Design alu, start of the top module:
module alu(
		input  FPUCLK,
		input  [31:0] A, B,
		input  [2:0]  CTRL,
		output reg [31:0] OUT
	);
	reg [23:0] APP0, APP1, BPP0, BPP1, RESM;	 
	reg [31:0] OUT0;
	reg ASIGN0, ASIGN1, BSIGN0, BSIGN1, SIGN, OF0;
	reg [2:0]  CTRL1, CTRL2, CTRL3;
	reg [7:0] EXPONENT;
	reg  EXPCIN;				 
	wire [7:0] EXPDIF_w;		 
	wire COUT_EX, COUT_EX1;
	reg [7:0]  EXPCARRY0, EXPCARRY1;						 
	reg  EXPZFLAG0, EXPZFLAG1, EXPZFLAG2;
	cla claexp_0(.A(A[26:23]), .B(B[26:23]^{4{EXPCIN}}), .CIN(EXPCIN),  .COUT(COUT_EX), .S(EXPDIF_w[3:0]));	
	cla claexp_1(.A(A[30:27]),	.B(B[30:27]^{4{EXPCIN}}), .CIN(COUT_EX), .COUT(COUT_EX1), .S(EXPDIF_w[7:4]));
	reg [7:0] EXPDIF0;
	reg EXPLT0;					 
	reg [7:0] AEXP0, BEXP0;		 
	reg [23:0] TBSHIFTED;
	wire [23:0] SHIFTOUT_w;
	shifter shift_0(.IN(TBSHIFTED), .BY(EXPDIF0), .NEG(EXPLT0), .OUT(SHIFTOUT_w));
	reg  [23:0] A_ALUIN, B_ALUIN;
	wire [23:0] ALUOUT;
	reg ALUCIN;
	wire OVERFLOW;
	cla_add cla_add0(
		.A(A_ALUIN),
		.B(B_ALUIN),
		.CIN(ALUCIN),
		.OUT(ALUOUT),
		.OF(OVERFLOW)
	);
	wire [23:0] TWOSOUT;
  ...
Size: ~210 flip-flops, ~100 I/O pins, about 0.014 mm^2 of cells after synthesis.
Settings: LEC_CHECK=0, CAP_MARGIN=20, CORE_MARGIN=2, CORE_UTILIZATION=62, SLEW_MARGIN=20; clock period 1.26 ns.
run.sh (not shown) runs the stock make flow with config.mk's settings and CLKGATE_MAP_FILE=.
The starting point never finished: it broke off in 5_1_grt, error DPL-0038.
Then changed:
- CORE_UTILIZATION: 62 -> 72
- CTS_CLUSTER_DIAMETER: not set -> 29
- CTS_CLUSTER_SIZE: not set -> 37
- SETUP_SLACK_MARGIN: not set -> 1.36
- clock period: 1.26 -> 4.57 ns (I/O delays scaled with it)
=> Now the flow failed in 4_1_cts; synthesized cell count stays the same; die area shrinks by 14%; synthesized area does not change.
Then changed:
- CORE_UTILIZATION: 72 -> 56
- CTS_CLUSTER_DIAMETER: 29 -> not set
- CTS_CLUSTER_SIZE: 37 -> not set
- SETUP_SLACK_MARGIN: 1.36 -> -0.23
- TNS_END_PERCENT: not set -> 5
- clock period: 4.57 -> 2.95 ns (I/O delays scaled with it)
Outcome: This time the run produced a layout that fails on negative setup slack; synthesized area does not change; synthesized cell count does not change; die area increases by about 28%.
Then changed:
- CORE_UTILIZATION: 56 -> 40
- SETUP_SLACK_MARGIN: -0.23 -> not set
- TNS_END_PERCENT: 5 -> not set
- clock period: 2.95 -> 5.5 ns (I/O delays scaled with it)
Effect: Now the flow finished clean; via count came out lower by 8.6%; cell area drops by about 10%; sequential power drops by 42%; clock-buffer cell count grows by 1; global-route usage drops by 11 points.

onyx:
Starting RTL as in the previous note.
// alu
module alu(
		input  FPUCLK,
		input  [31:0] A, B,
		input  [2:0]  CTRL,
		output reg [31:0] OUT
	);
make LEC_CHECK=0 CAP_MARGIN=20 CORE_MARGIN=2 CORE_UTILIZATION=66 CTS_CLUSTER_DIAMETER=270 GPL_ROUTABILITY_DRIVEN=1 HOLD_SLACK_MARGIN=0.22 PLACE_DENSITY=0.51 SETUP_SLACK_MARGIN=1.06 SLEW_MARGIN=20 TNS_END_PERCENT=100 finish   # period 4.32 ns
Final checks on onyx, whose flow otherwise completed, came back failing, citing negative setup slack.
The inputs of ember differ from those of onyx as listed below.
# onyx
export LEC_CHECK = 0
export CAP_MARGIN = 20
export CORE_MARGIN = 2
export CORE_UTILIZATION = 66
export CTS_CLUSTER_DIAMETER = 270
export GPL_ROUTABILITY_DRIVEN = 1
export HOLD_SLACK_MARGIN = 0.22
export PLACE_DENSITY = 0.51
export SETUP_SLACK_MARGIN = 1.06
export SLEW_MARGIN = 20
export TNS_END_PERCENT = 100
create_clock -name core_clock -period 4.32 [get_ports {FPUCLK}]
# ember
export LEC_CHECK = 0
export CAP_MARGIN = 20
export CORE_MARGIN = 2
export CORE_UTILIZATION = 40
export SLEW_MARGIN = 20
create_clock -name core_clock -period 5.38 [get_ports {FPUCLK}]
Findings:
- Of onyx and ember, only ember finishes the flow clean.
- onyx finished every stage; the final checks, however, were not passed, the failures being negative setup slack.
- The run showing the smaller sequential fraction of design power is onyx.
- Relative to onyx, the number of antenna violations at the first check in global routing of ember is lower by 14.
- Compared with onyx, ember shows a lower final layout net count.
- Final routed wire length divided by cell count (lower): ember
- Width of the chip, ember vs onyx: up by more than a quarter
- ember vs. onyx: worst path required time saw an increase; total net switching power saw a decrease.
- Looking at amount of wire on met2 after detailed routing, ember sits about 36% below onyx.
- A timing startpoint of the critical path of ASIGN1$_DFFE_PP_ is what ember shows, while BSIGN1$_DFFE_PP_ belongs to onyx.
- | wire length | ember vs onyx | 42% lower |
- Going from onyx to ember, worst setup slack after layout grows by 1.54 ns.
- Compare onyx and ember | combinational logic power higher: onyx
### ember -> willow
# ember
export LEC_CHECK = 0
export CAP_MARGIN = 20
export CORE_MARGIN = 2
export CORE_UTILIZATION = 40
export SLEW_MARGIN = 20
create_clock -name core_clock -period 5.38 [get_ports {FPUCLK}]
# willow
export LEC_CHECK = 0
export CAP_MARGIN = 20
export CORE_MARGIN = 2
export CORE_UTILIZATION = 62
export SETUP_SLACK_MARGIN = 0.38
export SLEW_MARGIN = 20
export TNS_END_PERCENT = 5
create_clock -name core_clock -period 1.26 [get_ports {FPUCLK}]
### Flow results
- willow did not run to completion, as it errored out during global routing (5_1_grt).
- From willow to ember, post-synthesis net count did not move at all.
- On willow: number of rows in the core area is 20% lower than what ember gave.
- Compared to ember, willow has instance area at placement 13% higher.
- The horizontal extent of the die reported for willow is smaller than that of ember by about 20%.
- willow — core region area 36% lower, ember as reference
- Relative to ember, the cell count after placement measured on willow has increased by a few percent.
- Diff willow..ember | simple-gate share of the synthesized area | unchanged
- The run showing the greater overall die area is ember.
- As far as synthesized cell count goes, willow and ember are indistinguishable; the numbers are identical.
#### Input delta (juniper over willow)
# willow
export LEC_CHECK = 0
export CAP_MARGIN = 20
export CORE_MARGIN = 2
export CORE_UTILIZATION = 62
export SETUP_SLACK_MARGIN = 0.38
export SLEW_MARGIN = 20
export TNS_END_PERCENT = 5
create_clock -name core_clock -period 1.26 [get_ports {FPUCLK}]
# juniper
export LEC_CHECK = 0
export CAP_MARGIN = 20
export CORE_MARGIN = 2
export CORE_UTILIZATION = 57
export CTS_CLUSTER_SIZE = 62
export SETUP_SLACK_MARGIN = 0.74
export SLEW_MARGIN = 20
export TNS_END_PERCENT = 5
create_clock -name core_clock -period 2.95 [get_ports {FPUCLK}]
--- outcome ---
- Final checks on juniper, whose flow otherwise completed, came back failing, citing negative setup slack.
- Comparing juniper and willow, number of CTS-inserted buffers is lower on willow.
- Between willow and juniper, chip height increased.
- Taking willow as the reference, in juniper cell count after placement fell about 1.6%; summed standard-cell area reported by yosys about even; synthesized cell count about even.
- Cell area after placement for juniper: about 3% down relative to willow
- Lower count of standard-cell rows among juniper and willow: willow
The inputs of violet differ from those of juniper as listed below.
# juniper
export LEC_CHECK = 0
export CAP_MARGIN = 20
export CORE_MARGIN = 2
export CORE_UTILIZATION = 57
export CTS_CLUSTER_SIZE = 62
export SETUP_SLACK_MARGIN = 0.74
export SLEW_MARGIN = 20
export TNS_END_PERCENT = 5
create_clock -name core_clock -period 2.95 [get_ports {FPUCLK}]
# violet
export LEC_CHECK = 0
export CAP_MARGIN = 20
export CORE_MARGIN = 2
export CORE_UTILIZATION = 45
export SETUP_SLACK_MARGIN = 0.74
export SLEW_MARGIN = 20
create_clock -name core_clock -period 2.95 [get_ports {FPUCLK}]
==> comparison <==
Although it ran to completion, violet produced a layout that fails the final checks because of negative setup slack.
violet vs juniper, instance count: violet higher
Area: violet vs juniper -> violet larger
Summary of the comparison: clock-cell share of area is higher in violet, relative to juniper.
violet vs juniper — total instance count after detailed placement climbed by a few percent
Total wirelength of the detailed-routed design (lower): juniper
[compare] base=juniper new=violet: maximum number of pins on one net before global-route repair climbed about 4.7%, minimum setup slack after placement climbed 0.048 ns, worst setup slack climbed 0.32 ns.
Sort juniper and violet by core utilization, ascending, and violet comes first.
When violet is set beside juniper, its post-CTS setup buffer count turns out to be 47 larger.
juniper has lower portion of total power attributed to combinational logic than violet.

Starting RTL as in the previous note.
clock: 4.64 ns
lec_check: 0
abc_area: 1
cap_margin: 20
core_margin: 2
core_utilization: 71
cts_cluster_diameter: 320
cts_cluster_size: 17
hold_slack_margin: -0.1
place_density: 0.66
slew_margin: 20
The baseline ran to the end with violations: negative setup slack.
Then changed:
==> flow/config.mk (replaced) <==
export PLATFORM = sky130hd
export DESIGN_NAME = alu
export DESIGN_NICKNAME = alu
export VERILOG_FILES = /design/flow/design.v
export SDC_FILE = /design/flow/constraint.sdc
export NUM_CORES = 4
export LEC_CHECK = 0
export CAP_MARGIN = 20
export CORE_MARGIN = 2
export CORE_UTILIZATION = 69
export SLEW_MARGIN = 20
==> flow/constraint.sdc (replaced) <==
create_clock -name core_clock -period 5.38 [get_ports {FPUCLK}]
set_input_delay 1.0760 -clock core_clock [delete_from_list [all_inputs] [get_ports {FPUCLK}]]
set_output_delay 1.0760 -clock core_clock [all_outputs]
set_load 0.01 [all_outputs]
What happened: The changed run reached the layout checks and failed them: negative setup slack. Critical path depth falls by 6. Hold slack is worse by 0.0099 ns. Clock skew is lower by 0.015 ns. Routed wire length went down by about 17%.
Then changed:
--- a/flow/config.mk
+++ b/flow/config.mk
@@ -9,3 +9,4 @@
 export CORE_MARGIN = 2
-export CORE_UTILIZATION = 69
+export CORE_UTILIZATION = 66
+export CTS_CLUSTER_SIZE = 17
 export SLEW_MARGIN = 20
==> flow/constraint.sdc (replaced) <==
create_clock -name core_clock -period 5.15 [get_ports {FPUCLK}]
set_input_delay 1.0300 -clock core_clock [delete_from_list [all_inputs] [get_ports {FPUCLK}]]
set_output_delay 1.0300 -clock core_clock [all_outputs]
set_load 0.01 [all_outputs]
The changed run reached the layout checks and failed them: negative setup slack. Flip-flop count stays the same. Clock-buffer cell count goes up by 3. Register-to-register slack gets better by 0.09 ns. Via count drops by about 3%. Global-route usage drops by 1.0 points. Area after synthesis does not change. Maximum frequency increases by about 6%. Power increases by about 7.5%.

Starting RTL as in the previous note.
clock: 5.5 ns
lec_check: 0
cap_margin: 20
cell_pad_in_sites_detail_placement: 2
core_margin: 2
core_utilization: 40
cts_cluster_size: 73
hold_slack_margin: -0.07
place_density_lb_addon: 0.13
setup_slack_margin: -0.47
slew_margin: 20
The first run finished with negative setup slack left.
Rerun with:
Settings changed: CELL_PAD_IN_SITES_DETAIL_PLACEMENT 2 to not set, CORE_UTILIZATION 40 to 72, CTS_CLUSTER_SIZE 73 to not set, HOLD_SLACK_MARGIN -0.07 to not set, PLACE_DENSITY_LB_ADDON 0.13 to not set, SETUP_SLACK_MARGIN -0.47 to not set, TNS_END_PERCENT set to 5.
Clock period 5.5 ns to 1.26 ns, I/O delays scaled along.
After rerunning:
- With this change the flow did not get past 4_1_cts
- synthesized cell count does not change
- synthesized area is unchanged
- die area drops by 44%
Rerun with:
Settings changed: CORE_UTILIZATION 72 to 66, SETUP_SLACK_MARGIN set to 0.97, TNS_END_PERCENT 5 to not set.
Clock period 1.26 ns to 3.75 ns, I/O delays scaled along.
Now the flow never finished: it broke off in 5_1_grt. Die area rose by about 9%. Synthesized area is unchanged. Synthesized cell count does not change.
Rerun with:
Settings changed: ABC_AREA set to 1, CORE_UTILIZATION 66 to 72, CTS_CLUSTER_DIAMETER set to 338, CTS_CLUSTER_SIZE set to 10, SETUP_SLACK_MARGIN 0.97 to not set.
Clock period 3.75 ns to 4.65 ns, I/O delays scaled along.
=> This time the run completed, yet does not pass: negative setup slack; die size shrinks by 6.7%; synthesized cell count grows by 24%; area after synthesis grows by 1.5%.

Setup of run A:
Starting RTL as in the previous note.
make LEC_CHECK=0 CAP_MARGIN=20 CELL_PAD_IN_SITES_DETAIL_PLACEMENT=0 CORE_ASPECT_RATIO=1.12 CORE_MARGIN=2 CORE_UTILIZATION=16 MIN_ROUTING_LAYER=met2 PLACE_DENSITY_LB_ADDON=0.19 SETUP_SLACK_MARGIN=0.57 SLEW_MARGIN=20 finish   # period 5.5 ns
Both conditions hold for run A: the flow ran to the end and the final layout passed the timing, design-rule and antenna checks.
Setup changes, run A to run B
- CELL_PAD_IN_SITES_DETAIL_PLACEMENT removed (was 0)
- CTS_CLUSTER_DIAMETER newly set to 67
- TNS_END_PERCENT newly set to 5
- CORE_UTILIZATION changed from 16 to 72
- MIN_ROUTING_LAYER removed (was met2)
- CORE_ASPECT_RATIO removed (was 1.12)
- PLACE_DENSITY_LB_ADDON removed (was 0.19)
- SETUP_SLACK_MARGIN removed (was 0.57)
- the clock period (ns, I/O delays scaled along) changed from 5.5 to 1.26
## What came out
Run B is listed as incomplete: the tool reported an error in clock tree synthesis (4_1_cts) and the run ended there. Run A → run B: post-synthesis compound-gate area fraction shows no meaningful change, synthesized cell count shows no meaningful change, number of top-level pins shows no meaningful change, HPWL after detailed placement shows an increase of 19%, die area shows a reduction of about 80%. Summary of the comparison: y dimension of the die is lower in run B, relative to run A. Going from run A to run B, total placed instance area grew by a few percent. Going from run A to run B, pre-CTS setup slack lower, core area went down, post-synthesis cell area neither gained nor lost much.
Changes in run C relative to run B:
- putting SETUP_SLACK_MARGIN at 0.38 where nothing was set
- putting ABC_AREA at 1 where nothing was set
- putting CTS_CLUSTER_SIZE at 10 where nothing was set
- swapping 72 for 62 in CORE_UTILIZATION
Notes after the runs:
The runs compared here, run B and run C, all ended either early or with open violations.
Run C: aborted in global routing (5_1_grt) (tool error)
Run B terminated abnormally: clock tree synthesis (4_1_cts) reported DPL-0038.
Netlist area before placement in run C is 1.5% higher than in run B
Looking at die extent in y across run C and run B, the one that comes out higher is run C.
The lower synthesized cell count of run C and run B is in run B.
| area enclosed by the die boundary | run C vs run B | about 17% higher |
#### Input delta (run D over run C)
- a deleted CTS_CLUSTER_DIAMETER that had been 67
- a change of CORE_UTILIZATION from 62 to 71
- a change of CTS_CLUSTER_SIZE from 10 to 36
- a deleted TNS_END_PERCENT that had been 5
- an added PLACE_DENSITY of 0.64
- a change of SETUP_SLACK_MARGIN from 0.38 to -0.18
- a change of the clock period (ns, I/O delays scaled along) from 1.26 to 4.94
==> comparison <==
Although run D finished all stages, its layout failed final checks on setup timing.
Run D against run C: number of cells in Yosys stat has remained practically unchanged; die width went down; post-CTS setup buffer count shrank by 12.
Measured against each other, run C and run D differ in area of the core, the lower figure coming from run D.
Run D vs run C, total of cells resized after clock tree synthesis went down by 368.
Number of placed instances, taps included: higher on run C
| detailed placement HPWL | run D vs run C | about 15% lower |
diff inputs: run D => run E
- clearing PLACE_DENSITY, which used to be 0.64
- swapping 36 for 17 in CTS_CLUSTER_SIZE
- putting CTS_CLUSTER_DIAMETER at 188 where nothing was set
- swapping -0.18 for 1.34 in SETUP_SLACK_MARGIN
- clearing ABC_AREA, which used to be 1
- swapping 4.94 for 5.15 in the clock period (ns, I/O delays scaled along)
Findings:
Run E terminated abnormally: global routing (5_1_grt) reported GRT-0232.
What run E reported for detailed-placement wirelength estimate has to be multiplied by 1.10 to get the figure for run D.
Synthesized cell count of run E falls short of that of run D by more than 10%.
Floorplan core area delta for run E relative to run D: 0.96% lower
Run E vs run D — yosys synthesis chip area dropped 220 µm².
Post-placement cell count: run E vs run D down 16%
Against run D, run E reports a parity-gate share of the synthesized area counting xor and xnor cells that is higher.
Power and IR drop assume default switching activity.
